==> inputs of build 85 <==
## Top_FFT
module Top_FFT #(
    parameter   INTEGER_SIZE = 4,
                FRACT_SIZE = 14,
                NFFT = 64
) (
    input       wire                                             clk, rst,
    input       wire                                             start_FFT,
    input       wire    signed  [INTEGER_SIZE+FRACT_SIZE-1:0]    serial_in_r, serial_in_i,
    output      wire    signed  [INTEGER_SIZE+FRACT_SIZE-1:0]    serial_out_r, serial_out_i,
    output      wire                                             end_FFT, data_valid_FFT
);
==> flow/config.mk <==
export PLATFORM = sky130hd
export DESIGN_NAME = Top_FFT
export DESIGN_NICKNAME = Top_FFT
export VERILOG_FILES = /design/flow/design.v
export SDC_FILE = /design/flow/constraint.sdc
export NUM_CORES = 4
export LEC_CHECK = 0
export CAP_MARGIN = 35
export CELL_PAD_IN_SITES_DETAIL_PLACEMENT = 1
export CELL_PAD_IN_SITES_GLOBAL_PLACEMENT = 0
export CORE_MARGIN = 2
export CORE_UTILIZATION = 61
export GPL_ROUTABILITY_DRIVEN = 0
export MAX_ROUTING_LAYER = met5
export MIN_ROUTING_LAYER = met1
export SETUP_SLACK_MARGIN = 1.5
export SLEW_MARGIN = 5
==> flow/constraint.sdc <==
create_clock -name core_clock -period 12.7 [get_ports {clk}]
set_input_delay 2.5400 -clock core_clock [delete_from_list [all_inputs] [get_ports {clk}]]
set_output_delay 2.5400 -clock core_clock [all_outputs]
set_load 0.01 [all_outputs]
run.sh (not shown) runs the stock make flow with config.mk's settings and CLKGATE_MAP_FILE=.
==> build 92: changes against build 85 <==
CAP_MARGIN = 20   (was 35)
CELL_PAD_IN_SITES_DETAIL_PLACEMENT = not set   (was 1)
CELL_PAD_IN_SITES_GLOBAL_PLACEMENT = not set   (was 0)
CORE_UTILIZATION = 70   (was 61)
CTS_CLUSTER_SIZE = 37   (was not set)
GPL_ROUTABILITY_DRIVEN = not set   (was 0)
MAX_ROUTING_LAYER = not set   (was met5)
MIN_ROUTING_LAYER = not set   (was met1)
PLACE_DENSITY = 0.6   (was not set)
SETUP_SLACK_MARGIN = not set   (was 1.5)
SLEW_MARGIN = 20   (was 5)
==> flow/constraint.sdc (replaced) <==
create_clock -name core_clock -period 8.76 [get_ports {clk}]
set_input_delay 1.7520 -clock core_clock [delete_from_list [all_inputs] [get_ports {clk}]]
set_output_delay 1.7520 -clock core_clock [all_outputs]
set_load 0.01 [all_outputs]
==> trial 34: changes against build 85 <==
CELL_PAD_IN_SITES_DETAIL_PLACEMENT = not set   (was 1)
CELL_PAD_IN_SITES_GLOBAL_PLACEMENT = not set   (was 0)
CORE_UTILIZATION = 70   (was 61)
CTS_CLUSTER_DIAMETER = 273   (was not set)
CTS_CLUSTER_SIZE = 14   (was not set)
MAX_ROUTING_LAYER = not set   (was met5)
MIN_ROUTING_LAYER = not set   (was met1)
SETUP_SLACK_MARGIN = -0.31   (was 1.5)
SLEW_MARGIN = 20   (was 5)
TNS_END_PERCENT = 75   (was not set)
==> flow/constraint.sdc (replaced) <==
create_clock -name core_clock -period 7.17 [get_ports {clk}]
set_input_delay 1.4340 -clock core_clock [delete_from_list [all_inputs] [get_ports {clk}]]
set_output_delay 1.4340 -clock core_clock [all_outputs]
set_load 0.01 [all_outputs]
==> notes <==
Build 92 finished but fails on antenna rules. Trial 34 died in detailed placement, error DPL-0033. Build 85 passed the timing, DRC and antenna checks.
Against build 85, the first-iteration DRC count of build 92 is larger by about 17%.
Of build 92 and build 85, build 85 has the higher cell count (gap 1.9%, measured against build 85).
In build 92 the sequential power is higher than in build 85, by 45%.
Of build 92 and build 85, build 85 has the higher worst hold slack (gap 31 ps).
Utilization: build 92 is higher than build 85 (10 points).
Register-to-register slack: build 92 is lower than build 85 (1800 ps).

---

==> inputs of run a <==
Starting RTL as in the previous note.
==> flow/design.v (excerpt) <==
module Top_FFT #(
    parameter   INTEGER_SIZE = 4,
                FRACT_SIZE = 14,
                NFFT = 64
) (
    input       wire                                             clk, rst,
    input       wire                                             start_FFT,
    input       wire    signed  [INTEGER_SIZE+FRACT_SIZE-1:0]    serial_in_r, serial_in_i,
    output      wire    signed  [INTEGER_SIZE+FRACT_SIZE-1:0]    serial_out_r, serial_out_i,
    output      wire                                             end_FFT, data_valid_FFT
);
clock: 4.34 ns
lec_check: 0
abc_area: 1
cap_margin: 35
core_aspect_ratio: 0.5
core_margin: 2
core_utilization: 72
cts_cluster_diameter: 397
cts_cluster_size: 99
place_density: 0.6
slew_margin: 20
tns_end_percent: 5
==> run b (differences from run a) <==
==> flow/config.mk (replaced) <==
export PLATFORM = sky130hd
export DESIGN_NAME = Top_FFT
export DESIGN_NICKNAME = Top_FFT
export VERILOG_FILES = /design/flow/design.v
export SDC_FILE = /design/flow/constraint.sdc
export NUM_CORES = 4
export LEC_CHECK = 0
export CAP_MARGIN = 20
export CORE_MARGIN = 2
export CORE_UTILIZATION = 15
export PLACE_DENSITY = 0.6
export SLEW_MARGIN = 20
==> flow/constraint.sdc (replaced) <==
create_clock -name core_clock -period 10.7 [get_ports {clk}]
set_input_delay 2.1400 -clock core_clock [delete_from_list [all_inputs] [get_ports {clk}]]
set_output_delay 2.1400 -clock core_clock [all_outputs]
set_load 0.01 [all_outputs]
==> run c (differences from run a) <==
==> flow/config.mk (replaced) <==
export PLATFORM = sky130hd
export DESIGN_NAME = Top_FFT
export DESIGN_NICKNAME = Top_FFT
export VERILOG_FILES = /design/flow/design.v
export SDC_FILE = /design/flow/constraint.sdc
export NUM_CORES = 4
export LEC_CHECK = 0
export CAP_MARGIN = 20
export CORE_MARGIN = 2
export CORE_UTILIZATION = 65
export PLACE_DENSITY = 0.6
export SLEW_MARGIN = 20
export TNS_END_PERCENT = 5
==> flow/constraint.sdc (replaced) <==
create_clock -name core_clock -period 5.64 [get_ports {clk}]
set_input_delay 1.1280 -clock core_clock [delete_from_list [all_inputs] [get_ports {clk}]]
set_output_delay 1.1280 -clock core_clock [all_outputs]
set_load 0.01 [all_outputs]
==> impl_metrics.json <==
{
  "lastStage": "detailed placement",
  "synth_area_sq_mm": 0.214,
  "top_cell_area_share_pct": 39.3,
  "stop_error": "[ERROR DPL-0033] detailed placement checks failed during check placement.",
  "initial_core_util_pct": 72.4,
  "ys_chip_area_sq_mm": 0.214,
  "ys_cells": 21170,
  "synth_cell_types": 70,
  "syn_area_per_cell_sq_um": 10.1,
  "status": "stopped before the end",
  "xor_share_pct": 2.26
}
[end of results for run a]
==> impl_metrics.json <==
{
  "setup_violations": 178,
  "worst_slack_ps": -2600,
  "xor_share_pct": 3.40,
  "status": "complete, but fails checks",
  "check.faults": "negative setup slack",
  "ys_chip_area_sq_mm": 0.206,
  "ys_cells": 17814,
  "synth_cell_types": 90
}
[end of results for run c]
==> impl_metrics.json <==
{
  "ys_chip_area_sq_mm": 0.206,
  "path_depth": 33,
  "synth_cell_types": 90,
  "placementRows": 430,
  "initial_core_util_pct": 15.0,
  "syn_area_per_cell_sq_um": 11.5,
  "top_cell_area_share_pct": 40.9,
  "xor_share_pct": 3.40,
  "ys_cells": 17814,
  "status": "timing/DRC/antenna clean",
  "synth_area_sq_mm": 0.206
}
[end of results for run b]
Power is estimated from default activity; no workload was simulated.
